Setup of build 40:
// FourBitCPU
module FourBitCPU(rst, clk, opcode, address, myinput, myoutput, HLT, s_flag, z_flag, c_flag);
Size: about 1,400 cells after synthesis, roughly 280 flip-flops.
clock: 5.73 ns
lec_check: 0
cap_margin: 20
core_margin: 2
core_utilization: 40
setup_slack_margin: 1.35
slew_margin: 20
run.sh (not shown) runs the stock make flow with config.mk's settings and CLKGATE_MAP_FILE=.
For build 32, these inputs were changed with respect to build 40:
- SETUP_SLACK_MARGIN: 1.35 -> unset
- CORE_UTILIZATION: 40 -> 68
- the clock period (ns, I/O delays scaled along): 5.73 -> 12.1
==> results <==
Looking at non-clock buffer instance count of the final layout across build 40 and build 32, the one that comes out lower is build 32. The final worst-path setup slack number comes out higher for build 32 vs build 40. Worst slew slack as a fraction of its limit: build 32 worse than build 40.
Here is what was changed in the inputs of build 72 compared with build 32.
- CORE_UTILIZATION now 70, was 68
- the clock period (ns, I/O delays scaled along) now 3.44, was 12.1
### Flow results
No crash in build 72: every stage finished, but the layout fails its final checks due to negative setup slack.
Of build 72 and build 32, it is build 72 that has the higher final period utilization.
Between build 32 and build 72, met3 global-route usage increased.
On routed wire length, build 72 does worse than build 32.
[compare] base=build 32 new=build 72: clock network latency to the later pin of the worst-skew pair has increased, clock-pin slew reported for the worst setup and hold paths after clock tree synthesis has remained practically unchanged, gate count after technology mapping has remained practically unchanged, post-layout worst setup margin has decreased, number of gates resized after CTS has increased.
Capture point of the critical path = mem[15][7]: build 72; capture point of the critical path = mem[3][0]: build 32
Total die area, build 72 and build 32: smaller value in build 72
According to the power report, total power for build 72 is higher than for build 32.
Run comparison: build 32 slowest cell on the critical path a221oi_4; build 72 slowest cell on the critical path mux4_2
Modified inputs, build 47 compared to build 72
- CTS_CLUSTER_DIAMETER newly set to 365
- CORE_ASPECT_RATIO newly set to 1.48
- SETUP_SLACK_MARGIN newly set to 1.9
- CORE_UTILIZATION changed from 70 to 40
- the clock period (ns, I/O delays scaled along) changed from 3.44 to 8.0
==> comparison <==
Build 47 completed; timing, DRC and antenna clean
NOTE non-clock buffer count build 72->build 47 decreased by more than half
Clock buffer count in the final layout: build 47 and build 72 compared, lower one is build 47
Compared with build 72, final area in build 47 decreased by more than 10%.
Build 47 ends up with lower total via count in the routed design than build 72 does.
Compared with build 72, die area in build 47 increased by more than half.
In the tables for build 47 and build 72, detailed-route wire length on metal 1 reads lower with build 47.
Relative to build 47, the following input files were edited for build 82:
- a deleted SETUP_SLACK_MARGIN that had been 1.9
- a deleted CTS_CLUSTER_DIAMETER that had been 365
- a deleted CORE_ASPECT_RATIO that had been 1.48
- a change of the clock period (ns, I/O delays scaled along) from 8.0 to 5.73
### Flow results
In build 82, the setup slack came out 1.02 ns below the value in build 47. Summary of build 82 over build 47: average via count per standard cell picked up an extra 0.12; global routing usage summed across all routing layers lost 1.1 points; post-route fraction of the period consumed by the critical path picked up an extra 7.2 points. The multi-input combinational area share number comes out higher for build 47 vs build 82. Summary of build 82 over build 47: critical path depth +5, non-clock buffer count in the final layout up 46%, cell area after layout increased by 2.5% relative to the old numbers, maximum number of pins on one net before global-route repair fell by 7.
> inputs changed (build 82 -> build 90)
- changing CORE_UTILIZATION from 40 to 72
- setting PLACE_DENSITY to 0.4 for the first time
- setting TNS_END_PERCENT to 5 for the first time
- setting SETUP_SLACK_MARGIN to 0.63 for the first time
- changing the clock period (ns, I/O delays scaled along) from 5.73 to 4.73
--- outcome ---
Going from build 82 to build 90, total power of the final layout moved up; logic depth of the worst path, buffers included now smaller. Build 82 has lower first-pass GRT wire length than build 90. Build 90 did not stop at any stage, and its layout met the timing, design-rule and antenna checks. Per the comparison of build 90 with build 82, number of fill cells lower; routed wire length higher; deepest level of the CTS H-tree lower; worst hold slack across all endpoints roughly the same; number of post-CTS setup repair buffers higher.

== the previous run ==
FourBitCPU again, from the RTL that the note above started with.
clock: 5.25 ns
lec_check: 0
cap_margin: 20
core_margin: 2
core_utilization: 72
cts_cluster_size: 37
setup_slack_margin: 1.51
slew_margin: 20
Input changes introduced in the current run (baseline for comparison: the previous run):
Settings: setting PLACE_DENSITY_LB_ADDON to 0.01 for the first time; changing CTS_CLUSTER_SIZE from 37 to 15; setting CTS_CLUSTER_DIAMETER to 28 for the first time; changing SETUP_SLACK_MARGIN from 1.51 to 0.69; changing the clock period (ns, I/O delays scaled along) from 5.25 to 4.12.
--- outcome ---
Reported for the previous run and the current run, vertical die dimension turned out identical to the last digit. The current run against the previous run: global placer's final weighted congestion -about 0.6%, placed cell area shows an increase of about 3%, instance count after placement with tap cells included rose by 52. Number of buffers between clock root and the deepest sink delta (the current run -> the previous run): insignificant. Taking the current run as 1.0, the previous run lands at 0.78 on number of resized instances in the post-cts repair step. From the current run to the previous run, multiplexer area fraction after synthesis did not move at all. Delta (the current run minus the previous run): H-tree depth reported by CTS went up; post-CTS repair timing setup buffer count went down by 5. Status: the current run FAILED at 5_1_grt (tool error). The previous run ended with every stage complete and zero timing, DRC or antenna violations.

violet:
FourBitCPU again, from the RTL that the note above started with.
clock: 3.21 ns
lec_check: 0
cap_margin: 20
cell_pad_in_sites_global_placement: 0
core_aspect_ratio: 1.06
core_margin: 2
core_utilization: 67
cts_cluster_size: 36
gpl_routability_driven: 1
gpl_timing_driven: 1
setup_slack_margin: 0.01
slew_margin: 15
tns_end_percent: 95
As the logs show, violet stopped at global routing (5_1_grt) after a tool error, so it never reached the end of the flow.
Setup changes, violet to xenon
- PLACE_DENSITY_LB_ADDON: unset -> 0.01
- TNS_END_PERCENT: 95 -> unset
- GPL_TIMING_DRIVEN: 1 -> unset
- SLEW_MARGIN: 15 -> 20
- CORE_ASPECT_RATIO: 1.06 -> unset
- CORE_UTILIZATION: 67 -> 72
- GPL_ROUTABILITY_DRIVEN: 1 -> unset
- CTS_CLUSTER_SIZE: 36 -> unset
- CELL_PAD_IN_SITES_GLOBAL_PLACEMENT: 0 -> unset
- SETUP_SLACK_MARGIN: 0.01 -> 0.69
- the clock period (ns, I/O delays scaled along): 3.21 -> 4.12
### Flow results
Stage in which a tool error killed violet: global routing (5_1_grt). xenon closes out successfully: all stages finished, all timing, DRC and antenna checks passed. Die footprint sits lower in xenon than in violet. xenon vs. violet: simple-gate area share of the yosys netlist flat; number of buffers inserted by post-CTS setup repair has decreased.
> inputs changed (xenon -> indigo)
- swapping 72 for 40 in CORE_UTILIZATION
- clearing SETUP_SLACK_MARGIN, which used to be 0.69
- clearing PLACE_DENSITY_LB_ADDON, which used to be 0.01
- putting GPL_ROUTABILITY_DRIVEN at 0 where nothing was set
- swapping 20 for 15 in CAP_MARGIN
- swapping 4.12 for 8.0 in the clock period (ns, I/O delays scaled along)
## What came out
- Routed wire length delta for indigo relative to xenon: about 27% lower
- Between indigo and xenon, it is indigo whose worst-case register-to-register setup slack is higher, by 2.92 ns.
- Of indigo and xenon, xenon shows the higher final setup skew, with indigo below it.
- indigo has post-synthesis to final-layout area growth below what xenon had.
Power and IR drop assume default switching activity.
